Setup of lane 1:
==> flow/design.v (excerpt) <==
module neuron_intra_Nbits #(
    parameter N = 16,
    parameter N_INPUTS = 16,
    parameter LOG_N_INPUTS = 4  
) (
    input  wire                         clk,
    input  wire                         rst,
    input  wire                         en,
    input  wire signed [N*N_INPUTS-1:0] W,     
    input  wire signed [N*N_INPUTS-1:0] X_N,   
    output reg signed [         N-1:0] Out
);
Size: about 16,000 cells after synthesis, ~48 flip-flops, about 160,000 µm² of cells after synthesis.
==> flow/config.mk <==
export PLATFORM = sky130hd
export DESIGN_NAME = neuron_intra_Nbits
export DESIGN_NICKNAME = neuron_intra_Nbits
export VERILOG_FILES = /design/flow/design.v
export SDC_FILE = /design/flow/constraint.sdc
export NUM_CORES = 4
export LEC_CHECK = 0
export CAP_MARGIN = 20
export CORE_MARGIN = 2
export CORE_UTILIZATION = 60
export SETUP_SLACK_MARGIN = 1.42
export SLEW_MARGIN = 20
==> flow/constraint.sdc <==
create_clock -name core_clock -period 11.7 [get_ports {clk}]
set_input_delay 2.3400 -clock core_clock [delete_from_list [all_inputs] [get_ports {clk}]]
set_output_delay 2.3400 -clock core_clock [all_outputs]
set_load 0.01 [all_outputs]
run.sh (not shown) runs the stock make flow with config.mk's settings and CLKGATE_MAP_FILE=.
The flow completed for lane 1, but it is not clean: the layout still shows negative setup slack.
Modified inputs, lane 2 compared to lane 1
Settings: SETUP_SLACK_MARGIN now 2.89, was 1.42; CORE_UTILIZATION now 71, was 60; PLACE_DENSITY_LB_ADDON now 0.24, previously not set; the clock period (ns, I/O delays scaled along) now 13.1, was 11.7.
--- outcome ---
- Summary of lane 2 over lane 1: hold slack now sits at about the same level.
- Slowest library cell on the worst path: sky130_fd_sc_hd__fa_1 -> lane 2, sky130_fd_sc_hd__fa_2 -> lane 1
- Lane 2 ended with every stage complete and zero timing, DRC or antenna violations.
- For sequential share of layout area, lane 2 and lane 1 come out practically identical.
- Relative to lane 1, global-route wire length before repair has decreased by about 1% in lane 2.
diff inputs: lane 2 => lane 3
Settings: SETUP_SLACK_MARGIN now -0.64, was 2.89; the clock period (ns, I/O delays scaled along) now 10.2, was 13.1.
Findings:
- Lane 2 went all the way through the flow, and no timing, DRC or antenna check failed.
- Lane 3: complete, dirty (negative setup slack)
- Diff lane 2 -> lane 3 | number of placed cells counting well taps | increase of 863
- Taking lane 2 as the reference point, the via count of lane 3 falls by 1,268.
- Lane 3 and lane 2 ended up with nearly the same flop share of the area.
- The start point of the critical path comes out X_N[217] in one run and W[44] in the other, namely in lane 3 and lane 2 respectively.
- Compared with lane 2, in lane 3 area taken by multi-input logic gates level; cell count moved up.
- Lane 3 against lane 2; final weighted congestion in routability-driven placement is up slightly.
- Compared with lane 2, placement density in the core of lane 3 is higher.
Relative to lane 3, the following input files were edited for lane 4:
Settings: changing CORE_UTILIZATION from 71 to 40; removing PLACE_DENSITY_LB_ADDON (formerly 0.24); removing SETUP_SLACK_MARGIN (formerly -0.64); changing the clock period (ns, I/O delays scaled along) from 10.2 to 13.3.
--- outcome ---
Lane 4: no failed stages, no open violations at the end. Max worst hold slack across lane 4 and lane 3: lane 4. Changes observed in lane 4 relative to lane 3: buffer levels on the longest clock path shows no meaningful change, layout overhead on the synthesized area shrank by 2.2 points, via count of the first global-routing pass shrank by 7.5%. Lane 4 vs lane 3, first element of the critical path: W[111] vs X_N[217]. Summary of lane 4 over lane 3: share of cell area taken by flip-flops and latches did not really move, first-pass GRT wire length dropped about 0.54%, average wire length per cell after detail routing decreased about 10%.
Setup changes, lane 4 to lane 5
Settings: setting SETUP_SLACK_MARGIN to 2.89 for the first time; changing CORE_UTILIZATION from 40 to 57; changing the clock period (ns, I/O delays scaled along) from 13.3 to 11.0.
Results
Final cell area excluding filler cells | lane 5 above lane 4
Comparing lane 5 and lane 4, logic area is higher on lane 5.
Wire length (lane 5 vs. lane 4) increases by a few percent
Least setup slack across all paths after layout: lane 5 vs lane 4 down 1.40 ns
Changes observed in lane 5 relative to lane 4: signed area change from the synthesized netlist to the final layout went up by 6.1 points, pre-CTS setup slack shows a reduction of 1.71 ns, sequential share of layout area essentially unchanged, via count moved up.
Complete run, failing final checks: lane 5, reason negative setup slack.

The RTL this note starts from:
==> flow/design.v <==
module neuron_intra_Nbits #(
    parameter N = 16,
    parameter N_INPUTS = 16,
    parameter LOG_N_INPUTS = 4  
) (
    input  wire                         clk,
    input  wire                         rst,
    input  wire                         en,
    input  wire signed [N*N_INPUTS-1:0] W,     
    input  wire signed [N*N_INPUTS-1:0] X_N,   
    output reg signed [         N-1:0] Out
);
  wire signed [2*N*N_INPUTS-1:0] prod;
  wire signed [         N-1:0] act_out;
  genvar i;
  generate
    for (i = 0; i < N_INPUTS; i = i + 1) begin : mults
      wire signed [N-1:0] Wi;
      wire signed [N-1:0] Xi;
      assign Wi = W[i*N+:N];
      assign Xi = X_N[i*N+:N];
      assign prod[i*2*N+:2*N] = Wi * Xi;
    end
  endgenerate
  genvar j, k;
  generate
    for (j = 0; j < LOG_N_INPUTS; j = j + 1) begin : ADDER_TREE
      wire signed [2*N*(N_INPUTS >> (j+1))-1:0] sum_stage;
      if(j == 0) begin
        for (k = 0; k < (N_INPUTS >> (j+1)); k = k + 1) begin : STAGE0
          assign sum_stage[2*k*N+:2*N] = prod[2*k*2*N+:2*N] + prod[(2*k+1)*2*N+:2*N];
        end
      end else begin
        for (k = 0; k < (N_INPUTS >> (j+1)); k = k + 1) begin : STAGEJ
          assign sum_stage[2*k*N+:2*N] = ADDER_TREE[j-1].sum_stage[2*k*2*N+:2*N] + ADDER_TREE[j-1].sum_stage[(2*k+1)*2*N+:2*N];
        end
      end
    end
    wire signed [2*N-1:0] sum_all;
    assign sum_all = ADDER_TREE[LOG_N_INPUTS-1].sum_stage;
  endgenerate
  reg signed [2*N-1:0] acc;
  always @(posedge clk or posedge rst) begin
    if (rst) begin
		acc <= 0;
		Out <= 0;
	 end
    else if (en) begin
		acc <= sum_all;
		Out <= act_out;
	 end
  end
  localparam signed [N-1:0] MAX_VAL = {1'b0, {(N-1){1'b1}}};  
  assign act_out = (acc < 0) ? 0 : (acc > MAX_VAL) ? MAX_VAL : acc;
endmodule
Settings: LEC_CHECK=0, CAP_MARGIN=15, CORE_MARGIN=2, CORE_UTILIZATION=72, CTS_CLUSTER_DIAMETER=234, HOLD_SLACK_MARGIN=0.3, MAX_ROUTING_LAYER=met4, SETUP_SLACK_MARGIN=-0.74, SLEW_MARGIN=20; clock period 9.08 ns.
The starting point finished with negative setup slack left.
Change:
Settings changed: CAP_MARGIN 15 to 20, CORE_UTILIZATION 72 to 40, CTS_CLUSTER_DIAMETER 234 to unset, HOLD_SLACK_MARGIN 0.3 to unset, SETUP_SLACK_MARGIN -0.74 to 3.17.
Clock period 9.08 ns to 13.5 ns, I/O delays scaled along.
After rerunning:
- The changed run finished clean
- cell area goes up by 0.44%
- critical path depth goes up by 2
- die size goes up by 79%
- setup slack gains 3600 ps
- sequential cell count stays the same
- clock-buffer cell count goes down by 1
Change:
Settings changed: CAP_MARGIN 20 to 10, CORE_ASPECT_RATIO set to 1.67, CORE_MARGIN 2 to 10, CORE_UTILIZATION 40 to 28, CTS_CLUSTER_DIAMETER set to 264, CTS_CLUSTER_SIZE set to 71, GPL_ROUTABILITY_DRIVEN set to 0, HOLD_SLACK_MARGIN set to -0.1, PLACE_DENSITY_LB_ADDON set to 0.07, SETUP_SLACK_MARGIN 3.17 to unset, SLEW_MARGIN 20 to 35.
Synthesized area stays the same.
First-iteration DRC count came out lower by about 40%.
Die area came out higher by 49%.
Utilization came out lower by 13 points.
Flip-flop count stays the same.
Final cell count came out higher by about 12%.
Setup slack got worse by 740 ps.
Cell area came out higher by about 4%.
Routed wire length came out higher by 33%.
Count of clock-buffer cells in the layout came out higher by 1.
Change:
Settings changed: CAP_MARGIN 10 to 35, CORE_ASPECT_RATIO 1.67 to 1.16, CORE_MARGIN 10 to 2, CORE_UTILIZATION 28 to 49, CTS_CLUSTER_DIAMETER 264 to 95, CTS_CLUSTER_SIZE 71 to 12, GPL_ROUTABILITY_DRIVEN 0 to unset, HOLD_SLACK_MARGIN -0.1 to unset, MAX_ROUTING_LAYER met4 to unset, PLACE_DENSITY set to 0.83, PLACE_DENSITY_LB_ADDON 0.07 to unset, SETUP_SLACK_MARGIN set to -0.96, SLEW_MARGIN 35 to 10, TNS_END_PERCENT set to 15.
- Now the flow reached the layout checks and failed them: negative setup slack
- final area falls by a little under a tenth
- count of clock-buffer cells in the layout does not change
- first-iteration DRC count rises by well over a third
- worst setup slack loses 420 ps
- sequential cell count stays the same
- global-route usage rises by 7.7 points
- critical path depth falls by 2
- sequential share of layout area barely changes

== build 34 ==
Starts from the design.v that is shown in full above.
clock: 13.5 ns
lec_check: 0
cap_margin: 35
core_aspect_ratio: 1.16
core_margin: 2
core_utilization: 45
cts_cluster_diameter: 95
cts_cluster_size: 12
place_density: 0.86
setup_slack_margin: -0.96
slew_margin: 10
tns_end_percent: 15
Although it ran to completion, build 34 produced a layout that fails the final checks because of setup timing.
--- input diff build 34..build 82 ---
==> flow/config.mk <==
export PLATFORM = sky130hd
export DESIGN_NAME = neuron_intra_Nbits
export DESIGN_NICKNAME = neuron_intra_Nbits
export VERILOG_FILES = /design/flow/design.v
export SDC_FILE = /design/flow/constraint.sdc
export NUM_CORES = 4
export LEC_CHECK = 0
export CAP_MARGIN = 20
export CORE_MARGIN = 2
export CORE_UTILIZATION = 22
export CTS_CLUSTER_SIZE = 63
export MAX_ROUTING_LAYER = met4
export SETUP_SLACK_MARGIN = 3.17
export SLEW_MARGIN = 20
[summary]
The flow did not stop early for build 82: all stages ran, and the layout cleared the timing, DRC and antenna checks. Build 82 against build 34: shortest period the worst path allows decreased by 0.99 ns relative to the old numbers, via count decreased by 947 relative to the old numbers. Diff build 34 -> build 82: area of placed instances went up; number of clock buffers in the layout went up; final area went up. Of build 82 and build 34, the run reporting the lower number of gates on the worst path with buffers counted was build 82.
> inputs changed (build 82 -> build 16)
diff --git a/flow/config.mk b/flow/config.mk
--- a/flow/config.mk
+++ b/flow/config.mk
@@ -7,0 +8 @@
+export ABC_AREA = 1
@@ -8,0 +10,3 @@
+export CELL_PAD_IN_SITES_DETAIL_PLACEMENT = 2
+export CELL_PAD_IN_SITES_GLOBAL_PLACEMENT = 2
+export CORE_ASPECT_RATIO = 1.51
@@ -10,5 +14,7 @@
-export CORE_UTILIZATION = 22
-export CTS_CLUSTER_SIZE = 63
-export MAX_ROUTING_LAYER = met4
-export SETUP_SLACK_MARGIN = 3.17
-export SLEW_MARGIN = 20
+export CORE_UTILIZATION = 40
+export CTS_CLUSTER_DIAMETER = 209
+export MIN_ROUTING_LAYER = met2
+export PLACE_DENSITY_LB_ADDON = 0.13
+export SETUP_SLACK_MARGIN = -0.51
+export SLEW_MARGIN = 40
+export TNS_END_PERCENT = 40
Results
In build 16 the implementation completed, yet the final layout does not meet the checks, the culprit being setup timing. A capturing instance or port of the critical path of acc[31]$_DFFE_PP0P_ is what build 82 shows, while acc[22]$_DFFE_PP0P_ belongs to build 16. Setup slack in build 16 is smaller than in build 82. Build 16 vs build 82 — gate count after technology mapping rose 2606. Cmp build 82 and build 16 / via count / higher: build 16.
### build 16 -> build 63
==> flow/config.mk <==
export PLATFORM = sky130hd
export DESIGN_NAME = neuron_intra_Nbits
export DESIGN_NICKNAME = neuron_intra_Nbits
export VERILOG_FILES = /design/flow/design.v
export SDC_FILE = /design/flow/constraint.sdc
export NUM_CORES = 4
export LEC_CHECK = 0
export CAP_MARGIN = 10
export CORE_MARGIN = 10
export CORE_UTILIZATION = 22
export CTS_CLUSTER_DIAMETER = 332
export CTS_CLUSTER_SIZE = 71
export GPL_ROUTABILITY_DRIVEN = 0
export MAX_ROUTING_LAYER = met4
export SETUP_SLACK_MARGIN = 3.17
export SLEW_MARGIN = 35
## What came out
- Build 63 vs. build 16: wire length went down.
- Diff build 16 -> build 63: floorplan core density shows a reduction of 18 points; clock skew shows a reduction of 0.011 ns.
- Build 63 vs build 16: via count normalized by instance count down in build 63
- Build 63: all stages complete, timing, DRC and antenna checks passed
- Of build 16 and build 63, the run reporting the higher total standard cell area after synthesis was build 16.
- Of build 16 and build 63, the run reporting the higher number of cells after detailed placement was build 63.
- Build 63 ends up with lower wire length of the first global-routing pass than build 16 does.
- On final-layout worst hold slack, build 16 and build 63 are basically level.
- | sequential share of layout area | build 16 vs build 63 | ≈ equal |
Modified inputs, build 6 compared to build 63
==> flow/config.mk <==
export PLATFORM = sky130hd
export DESIGN_NAME = neuron_intra_Nbits
export DESIGN_NICKNAME = neuron_intra_Nbits
export VERILOG_FILES = /design/flow/design.v
export SDC_FILE = /design/flow/constraint.sdc
export NUM_CORES = 4
export LEC_CHECK = 0
export CAP_MARGIN = 20
export CELL_PAD_IN_SITES_GLOBAL_PLACEMENT = 2
export CORE_MARGIN = 2
export CORE_UTILIZATION = 40
export MIN_ROUTING_LAYER = met2
export PLACE_DENSITY_LB_ADDON = 0.13
export SETUP_SLACK_MARGIN = -1.25
export SLEW_MARGIN = 40
--- outcome ---
- For clock network area share, build 6 and build 63 come out practically identical.
- [compare] base=build 63 new=build 6: critical path data arrival time climbed 1.07 ns, slack of the critical path now sits lower, via count rose by 35%.
- Build 6 had finished all stages when the layout checks came back failing, citing setup timing.
